## emaxi
module emaxi( 
   wr_wait, rd_wait, rr_access, rr_packet, m_axi_awid, m_axi_awaddr,
   m_axi_awlen, m_axi_awsize, m_axi_awburst, m_axi_awlock,
   m_axi_awcache, m_axi_awprot, m_axi_awqos, m_axi_awvalid, m_axi_wid,
   m_axi_wdata, m_axi_wstrb, m_axi_wlast, m_axi_wvalid, m_axi_bready,
   m_axi_arid, m_axi_araddr, m_axi_arlen, m_axi_arsize, m_axi_arburst,
   m_axi_arlock, m_axi_arcache, m_axi_arprot, m_axi_arqos,
   m_axi_arvalid, m_axi_rready,
   wr_access, wr_packet, rd_access, rd_packet, rr_wait, m_axi_aclk,
   m_axi_aresetn, m_axi_awready, m_axi_wready, m_axi_bid, m_axi_bresp,
   m_axi_bvalid, m_axi_arready, m_axi_rid, m_axi_rdata, m_axi_rresp,
   m_axi_rlast, m_axi_rvalid
   );
clock: 3.75 ns
lec_check: 0
abc_area: 1
cap_margin: 0
core_margin: 2
core_utilization: 70
cts_cluster_size: 75
hold_slack_margin: 0.29
setup_slack_margin: -0.26
slew_margin: 20
tns_end_percent: 5
run.sh (not shown) runs the stock make flow with config.mk's settings and CLKGATE_MAP_FILE=.
Then changed:
ABC_AREA = not set   (was 1)
CAP_MARGIN = 20   (was 0)
CTS_CLUSTER_SIZE = not set   (was 75)
HOLD_SLACK_MARGIN = not set   (was 0.29)
SETUP_SLACK_MARGIN = 0.5   (was -0.26)
TNS_END_PERCENT = not set   (was 5)
clock period = 2.06 ns   (was 3.75 ns; I/O delays follow)
After rerunning:
- This time the run finished with setup timing left
- total power rose by 96%
- count of clock-buffer cells in the layout is lower by 12
- die area goes down by 3.3%
- worst setup slack is worse by 1100 ps
Then changed:
ABC_AREA = 1   (was not set)
SETUP_SLACK_MARGIN = 0.94   (was 0.5)
clock period = 5.04 ns   (was 2.06 ns; I/O delays follow)
Now the flow ran to the end with no violations.
Clock skew fell by 13 ps.
Power is lower by about 60%.
Clock power decreases by about 60%.
Area after synthesis went up by about 3.5%.
Die area climbs by about 3.4%.
Global-route usage is lower by 2.4 points.
Sequential share of layout area rose by 3.6 points.
Critical path depth goes down by 4.
Via count went up by 10%.
Then changed:
ABC_AREA = not set   (was 1)
CORE_UTILIZATION = 13   (was 70)
SETUP_SLACK_MARGIN = not set   (was 0.94)
clock period = 7.38 ns   (was 5.04 ns; I/O delays follow)
=>
- The changed run passed the timing, DRC and antenna checks
- setup slack improved by 900 ps
- die size rises to 5.1 times its value
- total power falls by 30%
- first-iteration DRC count falls by 56%
- design area rises by about 8%
- via count falls by 25%
- clock power falls by 19%
- final cell count rises by about 43%
Then changed:
CORE_UTILIZATION = 40   (was 13)
clock period = 2.12 ns   (was 7.38 ns; I/O delays follow)
What happened: The new run ran to the end with violations: setup timing; die size went down by about 70%; sequential power increases to 3.4 times its value; hold slack is worse by 62 ps; clock skew falls by 39 ps; utilization grows by 34 points; cell count decreases by about 37%; sequential share of layout area grows by 0.69 points; non-clock buffer count is higher by 373; total power climbs to 3.6 times its value; setup slack degrades by 2600 ps; synthesized cell count is unchanged.


emaxi again, from the RTL that the note above started with.
export LEC_CHECK = 0
export CAP_MARGIN = 30
export CORE_MARGIN = 2
export CORE_UTILIZATION = 34
export CTS_CLUSTER_DIAMETER = 119
export GPL_TIMING_DRIVEN = 0
export MIN_ROUTING_LAYER = met2
export PLACE_DENSITY_LB_ADDON = 0.25
export SETUP_SLACK_MARGIN = -0.37
export SLEW_MARGIN = 20
export TNS_END_PERCENT = 35
create_clock -name core_clock -period 5.54 [get_ports {m_axi_aclk}]
Rerun with:
CAP_MARGIN = 20   (was 30)
CORE_UTILIZATION = 72   (was 34)
CTS_CLUSTER_DIAMETER = not set   (was 119)
CTS_CLUSTER_SIZE = 15   (was not set)
GPL_TIMING_DRIVEN = not set   (was 0)
MIN_ROUTING_LAYER = not set   (was met2)
SETUP_SLACK_MARGIN = not set   (was -0.37)
TNS_END_PERCENT = not set   (was 35)
clock period = 2.22 ns   (was 5.54 ns; I/O delays follow)
After rerunning: With this change the flow completed and failed the layout checks on setup timing. Core utilization is higher by 47 points. Design area went down by 1.1%. Power grows to 2.6 times its value. Die area drops by 52%. Worst hold slack gets worse by 0.056 ns. First-iteration DRC count decreases by 4.5%.
Rerun with:
CORE_UTILIZATION = 40   (was 72)
CTS_CLUSTER_SIZE = not set   (was 15)
PLACE_DENSITY_LB_ADDON = not set   (was 0.25)
clock period = 5.0 ns   (was 2.22 ns; I/O delays follow)
Now the flow produced a clean layout.
First-iteration DRC count shrinks by 63%.
Die area goes up by about 80%.
Synthesized cell count stays the same.
Setup slack gets better by 2.0 ns.
Count of clock-buffer cells in the layout grows by 2.
Global-route usage fell by 24 points.
Wire length decreases by about 22%.
Via count shrinks by about 18%.
Utilization fell by 42 points.
Total power decreases by about 60%.
Final cell count went up by 11%.
Rerun with:
CORE_UTILIZATION = 50   (was 40)
TNS_END_PERCENT = 5   (was not set)
clock period = 4.18 ns   (was 5.0 ns; I/O delays follow)
The new run completed with no timing, DRC or antenna violations. Total power rose by 19%. Flip-flop count does not change. Routed wire length is lower by about 6%. Synthesized area is unchanged. Register-to-register slack loses 0.30 ns. Final area went down by about 0.34%.


## run A
emaxi again, from the RTL that the note above started with.
export LEC_CHECK = 0
export CAP_MARGIN = 20
export CELL_PAD_IN_SITES_DETAIL_PLACEMENT = 2
export CELL_PAD_IN_SITES_GLOBAL_PLACEMENT = 0
export CORE_MARGIN = 2
export CORE_UTILIZATION = 43
export GPL_ROUTABILITY_DRIVEN = 1
export HOLD_SLACK_MARGIN = 0.25
export PLACE_DENSITY_LB_ADDON = 0.06
export SLEW_MARGIN = 20
create_clock -name core_clock -period 4.68 [get_ports {m_axi_aclk}]
Run A: flow completed, timing, DRC and antenna clean
Input changes introduced in run B (baseline for comparison: run A):
==> flow/config.mk <==
export PLATFORM = sky130hd
export DESIGN_NAME = emaxi
export DESIGN_NICKNAME = emaxi
export VERILOG_FILES = /design/flow/design.v
export SDC_FILE = /design/flow/constraint.sdc
export NUM_CORES = 4
export LEC_CHECK = 0
export CAP_MARGIN = 20
export CORE_MARGIN = 2
export CORE_UTILIZATION = 72
export SETUP_SLACK_MARGIN = 0.62
export SLEW_MARGIN = 20
==> flow/constraint.sdc <==
create_clock -name core_clock -period 2.09 [get_ports {m_axi_aclk}]
set_input_delay 0.4180 -clock core_clock [delete_from_list [all_inputs] [get_ports {m_axi_aclk}]]
set_output_delay 0.4180 -clock core_clock [all_outputs]
set_load 0.01 [all_outputs]
- Run B is listed as incomplete: the tool reported an error in global routing (5_1_grt) and the run ended there.
- Going from run A to run B, floorplan core density went up 29 points; placer congestion estimate went up by about 16%; total number of placement rows went down; cell total in the yosys stat output level; die outline height went down about 22%.
- Cell area after placement, run B and run A: larger value in run B
- Die area down about 40% in run B wrt run A
What run C does differently from run B at the input level:
-- flow/config.mk --
<<< run B, line 9
export CORE_MARGIN = 2
export CORE_UTILIZATION = 72
export SETUP_SLACK_MARGIN = 0.62
export SLEW_MARGIN = 20
>>> run C, line 9
export CORE_MARGIN = 2
export CORE_UTILIZATION = 56
export SLEW_MARGIN = 20
==> flow/constraint.sdc <==
create_clock -name core_clock -period 3.6 [get_ports {m_axi_aclk}]
set_input_delay 0.7200 -clock core_clock [delete_from_list [all_inputs] [get_ports {m_axi_aclk}]]
set_output_delay 0.7200 -clock core_clock [all_outputs]
set_load 0.01 [all_outputs]
## What came out
Going from run B to run C, number of buffers added by the clock tree synthesis step +11, number of buffers inserted to repair setup after CTS -55, horizontal die size +13%, setup slack at placement +770 ps.
Run C completed every stage of the flow, and the final layout passed the timing, DRC and antenna checks.
The following lists how run D was set up differently from run C:
-- flow/config.mk --
<<< run C, line 9
export CORE_MARGIN = 2
export CORE_UTILIZATION = 56
export SLEW_MARGIN = 20
>>> run D, line 9
export CORE_MARGIN = 2
export CORE_UTILIZATION = 70
export CTS_CLUSTER_SIZE = 14
export SLEW_MARGIN = 20
==> flow/constraint.sdc <==
create_clock -name core_clock -period 2.02 [get_ports {m_axi_aclk}]
set_input_delay 0.4040 -clock core_clock [delete_from_list [all_inputs] [get_ports {m_axi_aclk}]]
set_output_delay 0.4040 -clock core_clock [all_outputs]
set_load 0.01 [all_outputs]
==> results <==
- Looking across run C and run D, the single run that reached the end with no open violations was run C.
- Core utilization: run D higher than run C
- In the reports for run C and run D, the smaller instance count on the critical path belongs to run C.
- Lower final cell count among run C and run D: run D
Relative to run D, the following input files were edited for run E:
-- flow/config.mk --
<<< run D, line 9
export CORE_MARGIN = 2
export CORE_UTILIZATION = 70
export CTS_CLUSTER_SIZE = 14
export SLEW_MARGIN = 20
>>> run E, line 9
export CORE_MARGIN = 2
export CORE_UTILIZATION = 72
export CTS_CLUSTER_SIZE = 14
export PLACE_DENSITY_LB_ADDON = 0.25
export SETUP_SLACK_MARGIN = -0.15
export SLEW_MARGIN = 20
Run D and run E: no clean run
Compared with run D, run E is the more power-hungry design.
Run E: wire length of the first global-routing pass is about 8% higher than what run D reported.
Run E leaves less setup margin than run D.
Layout buffering overhead excluding clock cells in run E is 0.55 points above run D.
No activity file was given, so power comes from the tool's default toggle rates.
